==> inputs of run a <==
// dma_ahb_simple
module dma_ahb_simple
(
       input   wire          HRESETn
     , input   wire          HCLK
     , input   wire          S_HSEL
     , input   wire  [31:0]  S_HADDR
     , input   wire  [ 1:0]  S_HTRANS
     , input   wire          S_HWRITE
     , input   wire  [ 2:0]  S_HSIZE
     , input   wire  [ 2:0]  S_HBURST
     , input   wire  [31:0]  S_HWDATA
     , output  wire  [31:0]  S_HRDATA
     , output  wire  [ 1:0]  S_HRESP
     , input   wire          S_HREADYin
     , output  wire          S_HREADYout
     , output  wire          IRQ
     , output  wire          M_HBUSREQ
     , input   wire          M_HGRANT
     , output  wire  [31:0]  M_HADDR
     , output  wire  [ 1:0]  M_HTRANS
     , output  wire          M_HWRITE
     , output  wire  [ 2:0]  M_HSIZE
     , output  wire  [ 2:0]  M_HBURST
     , output  wire  [ 3:0]  M_HPROT
     , output  wire  [31:0]  M_HWDATA
     , input   wire  [31:0]  M_HRDATA
     , input   wire  [ 1:0]  M_HRESP
     , input   wire          M_HREADY
);
==> flow/config.mk <==
export PLATFORM = sky130hd
export DESIGN_NAME = dma_ahb_simple
export DESIGN_NICKNAME = dma_ahb_simple
export VERILOG_FILES = /design/flow/design.v
export SDC_FILE = /design/flow/constraint.sdc
export NUM_CORES = 4
export LEC_CHECK = 0
export ABC_AREA = 0
export CAP_MARGIN = 30
export CELL_PAD_IN_SITES_GLOBAL_PLACEMENT = 2
export CORE_ASPECT_RATIO = 1.2
export CORE_MARGIN = 6
export CORE_UTILIZATION = 48
export CTS_CLUSTER_DIAMETER = 42
export CTS_CLUSTER_SIZE = 48
export GPL_ROUTABILITY_DRIVEN = 1
export GPL_TIMING_DRIVEN = 1
export HOLD_SLACK_MARGIN = 0.29
export MAX_ROUTING_LAYER = met4
export PLACE_DENSITY_LB_ADDON = 0.0
export SETUP_SLACK_MARGIN = 0.68
export SLEW_MARGIN = 5
==> flow/constraint.sdc <==
create_clock -name core_clock -period 3.21 [get_ports {HCLK}]
set_input_delay 0.6420 -clock core_clock [delete_from_list [all_inputs] [get_ports {HCLK}]]
set_output_delay 0.6420 -clock core_clock [all_outputs]
set_load 0.01 [all_outputs]
run.sh (not shown) runs the stock make flow with config.mk's settings and CLKGATE_MAP_FILE=.
==> run b (differences from run a) <==
ABC_AREA = unset   (was 0)
CAP_MARGIN = 20   (was 30)
CELL_PAD_IN_SITES_GLOBAL_PLACEMENT = unset   (was 2)
CORE_ASPECT_RATIO = unset   (was 1.2)
CORE_MARGIN = 2   (was 6)
CORE_UTILIZATION = 70   (was 48)
CTS_CLUSTER_DIAMETER = unset   (was 42)
CTS_CLUSTER_SIZE = unset   (was 48)
GPL_ROUTABILITY_DRIVEN = unset   (was 1)
GPL_TIMING_DRIVEN = unset   (was 1)
HOLD_SLACK_MARGIN = unset   (was 0.29)
MAX_ROUTING_LAYER = unset   (was met4)
PLACE_DENSITY_LB_ADDON = unset   (was 0.0)
SETUP_SLACK_MARGIN = -0.18   (was 0.68)
SLEW_MARGIN = 20   (was 5)
==> flow/constraint.sdc (replaced) <==
create_clock -name core_clock -period 1.9 [get_ports {HCLK}]
set_input_delay 0.3800 -clock core_clock [delete_from_list [all_inputs] [get_ports {HCLK}]]
set_output_delay 0.3800 -clock core_clock [all_outputs]
set_load 0.01 [all_outputs]
==> run c (differences from run a) <==
ABC_AREA = 1   (was 0)
CAP_MARGIN = 40   (was 30)
CELL_PAD_IN_SITES_GLOBAL_PLACEMENT = 0   (was 2)
CORE_ASPECT_RATIO = unset   (was 1.2)
CORE_MARGIN = 5   (was 6)
CORE_UTILIZATION = 65   (was 48)
CTS_CLUSTER_DIAMETER = 355   (was 42)
CTS_CLUSTER_SIZE = unset   (was 48)
HOLD_SLACK_MARGIN = unset   (was 0.29)
MAX_ROUTING_LAYER = unset   (was met4)
PLACE_DENSITY = 0.78   (was unset)
PLACE_DENSITY_LB_ADDON = unset   (was 0.0)
SETUP_SLACK_MARGIN = unset   (was 0.68)
SLEW_MARGIN = 20   (was 5)
==> results <==
Run a produced a clean layout. Run c ran to the end with no violations. Run b failed in global routing (5_1_grt), error GRT-0232. Non-clock buffer count: run a is higher than run c (107). Between run c and run a, the lower cell area is in run a (gap about 1.2%, measured against run a). Against run a, the first-iteration DRC count of run c is larger by about 100%. Of run c and run a, run a has the higher clock power (gap 19%, measured against run a). Against run c, the via count of run a is smaller by about 24%. The lowest die size belongs to run b, the highest to run a.
==> figures <==
Outcome: run c finished clean; run a finished clean; run b did not finish
Stage where the flow stopped: run c -; run a -; run b global routing (5_1_grt)
Number of diodes: run c 1; run a 2; run b -
Leakage power of the design: run c 25.7 nW; run a 18.1 nW; run b -
Top routing layer used: run c met5; run a met4; run b -
Multi-input combinational cell count: run c 3392; run a 1899; run b -
Via Count: run c 37800; run a 28900; run b -
Most common cell in the netlist: run c sky130_fd_sc_hd__nand2_1; run a sky130_fd_sc_hd__edfxtp_1; run b sky130_fd_sc_hd__edfxtp_1
Crit path from: run c u_master.u_fifo.fifo_head[1]; run a u_master.dma_rd_bnum[11]; run b -
Startpoint of the most critical hold path: run c u_csr.state[4]; run a u_csr.state[4]; run b -
Area fraction in full adders, half adders and majority gates: run c 0.835%; run a 0.909%; run b 0.909%
Power Dens Cells: run c 501 nW/um2; run a 545 nW/um2; run b -
Setup crit end: run c u_master.u_fifo.rd_cnt[4]; run a u_master.dma_wr_burst[1]; run b -
Combinational share of cell area: run c 28.3%; run a 27.7%; run b -


==> job 3166: inputs <==
Starting RTL as in the previous note.
export LEC_CHECK = 0
export ABC_AREA = 1
export CAP_MARGIN = 20
export CELL_PAD_IN_SITES_GLOBAL_PLACEMENT = 1
export CORE_MARGIN = 3
export CORE_UTILIZATION = 71
export GPL_ROUTABILITY_DRIVEN = 0
export PLACE_DENSITY = 0.52
export SETUP_SLACK_MARGIN = 0.99
export SLEW_MARGIN = 20
create_clock -name core_clock -period 3.4 [get_ports {HCLK}]
==> inputs of job 8159, as changes to job 3166 <==
==> flow/config.mk (replaced) <==
export PLATFORM = sky130hd
export DESIGN_NAME = dma_ahb_simple
export DESIGN_NICKNAME = dma_ahb_simple
export VERILOG_FILES = /design/flow/design.v
export SDC_FILE = /design/flow/constraint.sdc
export NUM_CORES = 4
export LEC_CHECK = 0
export ABC_AREA = 1
export CAP_MARGIN = 20
export CELL_PAD_IN_SITES_DETAIL_PLACEMENT = 2
export CELL_PAD_IN_SITES_GLOBAL_PLACEMENT = 2
export CORE_ASPECT_RATIO = 0.97
export CORE_MARGIN = 2
export CORE_UTILIZATION = 40
export CTS_CLUSTER_DIAMETER = 366
export GPL_ROUTABILITY_DRIVEN = 1
export MAX_ROUTING_LAYER = met4
export MIN_ROUTING_LAYER = met2
export SLEW_MARGIN = 20
==> flow/constraint.sdc (replaced) <==
create_clock -name core_clock -period 4.5 [get_ports {HCLK}]
set_input_delay 0.9000 -clock core_clock [delete_from_list [all_inputs] [get_ports {HCLK}]]
set_output_delay 0.9000 -clock core_clock [all_outputs]
set_load 0.01 [all_outputs]
==> notes <==
Job 8159 finished clean. Job 3166 aborted during global placement without I/O (3_1_place_gp_skip_io) with GPL-0301.
In synthesized cell count, job 3166 and job 8159 do not differ.
In job 3166 the die area is lower than in job 8159, by about 40%.
Synthesized area is the same in job 8159 and job 3166.
==> figures <==
|  | job 3166 | job 8159 |
|---|---|---|
| Netlist cell types | 52 | 52 |
| Die W | 264 um | 353 um |
| Run status | aborted with a tool error | no timing/DRC/antenna violations |
| Failing step | global placement without I/O (3_1_place_gp_skip_io) | - |
| Total cell area reported by yosys after synthesis | 47400 um^2 | 47400 um^2 |
| Number of enable-type register cells in the synthesized netlist | 512 | 512 |
| Post-synthesis xor/xnor area fraction | 0.721% | 0.721% |
| Die footprint | 69800 um^2 | 121000 um^2 |
| Core ar. | 65900 um^2 | 118000 um^2 |
| Die Span Y | 264 um | 343 um |
| Warnings from Yosys | 4 | 4 |
| Starting utilization of the core area | 71.9% | 40.3% |
| Number of standard-cell rows in the floorplan | 94 | 124 |


==> 01-01: inputs <==
dma_ahb_simple again, from the RTL that the note above started with.
==> flow/config.mk <==
export PLATFORM = sky130hd
export DESIGN_NAME = dma_ahb_simple
export DESIGN_NICKNAME = dma_ahb_simple
export VERILOG_FILES = /design/flow/design.v
export SDC_FILE = /design/flow/constraint.sdc
export NUM_CORES = 4
export LEC_CHECK = 0
export ABC_AREA = 1
export CAP_MARGIN = 20
export CELL_PAD_IN_SITES_GLOBAL_PLACEMENT = 3
export CORE_MARGIN = 8
export CORE_UTILIZATION = 30
export CTS_CLUSTER_DIAMETER = 268
export GPL_ROUTABILITY_DRIVEN = 0
export MAX_ROUTING_LAYER = met4
export SLEW_MARGIN = 20
==> flow/constraint.sdc <==
create_clock -name core_clock -period 2.06 [get_ports {HCLK}]
set_input_delay 0.4120 -clock core_clock [delete_from_list [all_inputs] [get_ports {HCLK}]]
set_output_delay 0.4120 -clock core_clock [all_outputs]
set_load 0.01 [all_outputs]
==> 09-06 (differences from 01-01) <==
==> flow/config.mk (replaced) <==
export PLATFORM = sky130hd
export DESIGN_NAME = dma_ahb_simple
export DESIGN_NICKNAME = dma_ahb_simple
export VERILOG_FILES = /design/flow/design.v
export SDC_FILE = /design/flow/constraint.sdc
export NUM_CORES = 4
export LEC_CHECK = 0
export CAP_MARGIN = 20
export CORE_MARGIN = 2
export CORE_UTILIZATION = 39
export SLEW_MARGIN = 20
==> flow/constraint.sdc (replaced) <==
create_clock -name core_clock -period 3.35 [get_ports {HCLK}]
set_input_delay 0.6700 -clock core_clock [delete_from_list [all_inputs] [get_ports {HCLK}]]
set_output_delay 0.6700 -clock core_clock [all_outputs]
set_load 0.01 [all_outputs]
==> 10-03 (differences from 01-01) <==
==> flow/config.mk (replaced) <==
export PLATFORM = sky130hd
export DESIGN_NAME = dma_ahb_simple
export DESIGN_NICKNAME = dma_ahb_simple
export VERILOG_FILES = /design/flow/design.v
export SDC_FILE = /design/flow/constraint.sdc
export NUM_CORES = 4
export LEC_CHECK = 0
export CAP_MARGIN = 20
export CORE_MARGIN = 2
export CORE_UTILIZATION = 66
export CTS_CLUSTER_SIZE = 13
export SETUP_SLACK_MARGIN = 0.3
export SLEW_MARGIN = 20
==> flow/constraint.sdc (replaced) <==
create_clock -name core_clock -period 1.86 [get_ports {HCLK}]
set_input_delay 0.3720 -clock core_clock [delete_from_list [all_inputs] [get_ports {HCLK}]]
set_output_delay 0.3720 -clock core_clock [all_outputs]
set_load 0.01 [all_outputs]
==> comparison table <==
| quantity | 01-01 | 09-06 | 10-03 |
|---|---|---|---|
| Tightest slew margin relative to the limit | 46.0% | 26.7% | - |
| Startpoint-to-endpoint class of the critical path | flip-flop to flip-flop | flip-flop to flip-flop | - |
| Avg Synthesized Cell Area | 8.81 um^2 | 13.8 um^2 | 13.8 um^2 |
| Non-clock buffer contribution to total cell area | 13.1% | 6.13% | - |
| Run status | finished with violations | no timing/DRC/antenna violations | aborted with a tool error |
| Last stage reached | - | - | global routing (5_1_grt) |
| Reasons for failing layout checks | negative setup slack | - | - |
| Post-Syn Area | 47400 um^2 | 43500 um^2 | 43500 um^2 |
| Final setup slack of the worst path | -0.196 ns | 0.316 ns | - |
| Dominant kind of cell | flip-flops and latches | flip-flops and latches | - |
| Total of hold buffers inserted after clock tree synthesis | 1 | 0 | 1 |
| Fin crit share | 110% | 90.6% | - |
| CP endpoint | u_master.u_fifo.rd_cnt[4] | u_master.dma_wr_addr[8] | - |
| Routed via count | 38.5k | 28.1k | - |
| Floorplan Core Area | 158000 um^2 | 111000 um^2 | 65500 um^2 |
| Power drawn by the sequential cells | 21.8 mW | 13.1 mW | - |
| Number of well-tap cells placed | 2072 | 1488 | - |
| Share of the final layout cell area in multi-input gates | 28.5% | 27.9% | - |
| Post-DP HPWL | 124000 um | 77500 um | 86200 um |
| Core utilization before placement | 30.0% | 39.3% | 66.4% |
| Clock-pin slew on the worst setup and hold paths | 0.06 ns | 0.07 ns | - |
| Count of non-CTS inverters in the layout | 713 | 30 | - |
| Highest attainable clock frequency | 0.443 GHz | 0.330 GHz | - |
| Final max-slew violation count | 0 | 0 | - |
| Register cell area after layout | 28400 um^2 | 28400 um^2 | - |
| Routed wl met3 | 5820 um | 6970 um | - |
| Total negative slack for setup checks | -9.10 ns | 0 ns | - |


==> run X <==
dma_ahb_simple again, from the RTL that the note above started with.
## dma_ahb_simple
module dma_ahb_simple
(
       input   wire          HRESETn
     , input   wire          HCLK
     , input   wire          S_HSEL
     , input   wire  [31:0]  S_HADDR
     , input   wire  [ 1:0]  S_HTRANS
     , input   wire          S_HWRITE
     , input   wire  [ 2:0]  S_HSIZE
     , input   wire  [ 2:0]  S_HBURST
     , input   wire  [31:0]  S_HWDATA
     , output  wire  [31:0]  S_HRDATA
     , output  wire  [ 1:0]  S_HRESP
     , input   wire          S_HREADYin
     , output  wire          S_HREADYout
     , output  wire          IRQ
     , output  wire          M_HBUSREQ
     , input   wire          M_HGRANT
     , output  wire  [31:0]  M_HADDR
     , output  wire  [ 1:0]  M_HTRANS
     , output  wire          M_HWRITE
     , output  wire  [ 2:0]  M_HSIZE
     , output  wire  [ 2:0]  M_HBURST
     , output  wire  [ 3:0]  M_HPROT
     , output  wire  [31:0]  M_HWDATA
     , input   wire  [31:0]  M_HRDATA
     , input   wire  [ 1:0]  M_HRESP
     , input   wire          M_HREADY
);
   wire            DMA_EN   ;  
  ...
Settings: LEC_CHECK=0, CAP_MARGIN=20, CORE_MARGIN=2, CORE_UTILIZATION=66, CTS_CLUSTER_SIZE=52, SETUP_SLACK_MARGIN=0.55, SLEW_MARGIN=20; clock period 1.9 ns.
==> inputs of run Z, as changes to run X <==
- CORE_UTILIZATION: 66 -> 40
- CTS_CLUSTER_SIZE: 52 -> unset
- SETUP_SLACK_MARGIN: 0.55 -> unset
==> flow/constraint.sdc (replaced) <==
create_clock -name core_clock -period 3.35 [get_ports {HCLK}]
set_input_delay 0.6700 -clock core_clock [delete_from_list [all_inputs] [get_ports {HCLK}]]
set_output_delay 0.6700 -clock core_clock [all_outputs]
set_load 0.01 [all_outputs]
==> results <==
- Run X died in global routing with GRT-0232. Run Z produced a clean layout.
- Of run Z and run X, run Z has the higher die area (gap 64%, measured against run X).
- Synthesized area is the same in run Z and run X.
- In synthesized cell count, run X and run Z do not differ.


==> job 2756 <==
Starting RTL as in the previous note.
## dma_ahb_simple
module dma_ahb_simple
(
       input   wire          HRESETn
     , input   wire          HCLK
     , input   wire          S_HSEL
     , input   wire  [31:0]  S_HADDR
     , input   wire  [ 1:0]  S_HTRANS
     , input   wire          S_HWRITE
     , input   wire  [ 2:0]  S_HSIZE
     , input   wire  [ 2:0]  S_HBURST
     , input   wire  [31:0]  S_HWDATA
     , output  wire  [31:0]  S_HRDATA
     , output  wire  [ 1:0]  S_HRESP
     , input   wire          S_HREADYin
     , output  wire          S_HREADYout
     , output  wire          IRQ
     , output  wire          M_HBUSREQ
     , input   wire          M_HGRANT
     , output  wire  [31:0]  M_HADDR
     , output  wire  [ 1:0]  M_HTRANS
     , output  wire          M_HWRITE
     , output  wire  [ 2:0]  M_HSIZE
     , output  wire  [ 2:0]  M_HBURST
     , output  wire  [ 3:0]  M_HPROT
     , output  wire  [31:0]  M_HWDATA
     , input   wire  [31:0]  M_HRDATA
     , input   wire  [ 1:0]  M_HRESP
     , input   wire          M_HREADY
);
==> flow/config.mk <==
export PLATFORM = sky130hd
export DESIGN_NAME = dma_ahb_simple
export DESIGN_NICKNAME = dma_ahb_simple
export VERILOG_FILES = /design/flow/design.v
export SDC_FILE = /design/flow/constraint.sdc
export NUM_CORES = 4
export LEC_CHECK = 0
export ABC_AREA = 1
export CAP_MARGIN = 40
export CELL_PAD_IN_SITES_GLOBAL_PLACEMENT = 2
export CORE_MARGIN = 6
export CORE_UTILIZATION = 34
export CTS_CLUSTER_SIZE = 23
export GPL_ROUTABILITY_DRIVEN = 1
export GPL_TIMING_DRIVEN = 1
export HOLD_SLACK_MARGIN = 0.23
export MAX_ROUTING_LAYER = met4
export PLACE_DENSITY = 0.78
export SLEW_MARGIN = 5
==> flow/constraint.sdc <==
create_clock -name core_clock -period 3.21 [get_ports {HCLK}]
set_input_delay 0.6420 -clock core_clock [delete_from_list [all_inputs] [get_ports {HCLK}]]
set_output_delay 0.6420 -clock core_clock [all_outputs]
set_load 0.01 [all_outputs]
==> inputs of job 1453, as changes to job 2756 <==
==> flow/config.mk (replaced) <==
export PLATFORM = sky130hd
export DESIGN_NAME = dma_ahb_simple
export DESIGN_NICKNAME = dma_ahb_simple
export VERILOG_FILES = /design/flow/design.v
export SDC_FILE = /design/flow/constraint.sdc
export NUM_CORES = 4
export LEC_CHECK = 0
export CAP_MARGIN = 20
export CORE_MARGIN = 2
export CORE_UTILIZATION = 40
export SLEW_MARGIN = 20
==> flow/constraint.sdc (replaced) <==
create_clock -name core_clock -period 4.5 [get_ports {HCLK}]
set_input_delay 0.9000 -clock core_clock [delete_from_list [all_inputs] [get_ports {HCLK}]]
set_output_delay 0.9000 -clock core_clock [all_outputs]
set_load 0.01 [all_outputs]
==> inputs of job 4529, as changes to job 2756 <==
--- a/flow/config.mk
+++ b/flow/config.mk
@@ -7,13 +7,15 @@
 export LEC_CHECK = 0
 export ABC_AREA = 1
-export CAP_MARGIN = 40
+export CAP_MARGIN = 0
 export CELL_PAD_IN_SITES_GLOBAL_PLACEMENT = 2
+export CORE_ASPECT_RATIO = 1.2
 export CORE_MARGIN = 6
-export CORE_UTILIZATION = 34
+export CORE_UTILIZATION = 48
 export CTS_CLUSTER_SIZE = 23
 export GPL_ROUTABILITY_DRIVEN = 1
 export GPL_TIMING_DRIVEN = 1
-export HOLD_SLACK_MARGIN = 0.23
+export HOLD_SLACK_MARGIN = 0.29
 export MAX_ROUTING_LAYER = met4
-export PLACE_DENSITY = 0.78
+export PLACE_DENSITY_LB_ADDON = 0.0
+export SETUP_SLACK_MARGIN = 0.68
 export SLEW_MARGIN = 5
==> results <==
| quantity | job 1453 | job 4529 | job 2756 |
|---|---|---|---|
| Count of instantiated cells in the yosys netlist | 3,161 | 5,375 | 5,375 |
| Via count normalized by instance count | 5.74 | 5.30 | 4.88 |
| R2r worst-path depth | 6 | 12 | 15 |
| Power dissipated in sequential cells | 9730 µW | 14,000 µW | 14,000 µW |
| Switching power summed over all nets | 3860 µW | 6000 µW | 6390 µW |
| Compound-cell area share of the yosys netlist | 10.8% | 7.48% | 7.48% |
| Non-clock buffer share of cell area | 5.22% | 5.75% | 5.78% |
| Met1 WL | 51.2 mm | 59.6 mm | 70.4 mm |
| Relative max-transition margin | 30.0% | 26.2% | 42.4% |
| Register-to-register setup slack | 1.25 ns | 0.79 ns | 0.51 ns |
| Xor+xnor area frac | 0.564% | 0.721% | 0.721% |
| Result of the run | finished clean | finished clean | finished clean |
| Yosys top cell by instances | sky130_fd_sc_hd__edfxtp_1 | sky130_fd_sc_hd__nand2_1 | sky130_fd_sc_hd__nand2_1 |
No activity file was given, so power comes from the tool's default toggle rates.
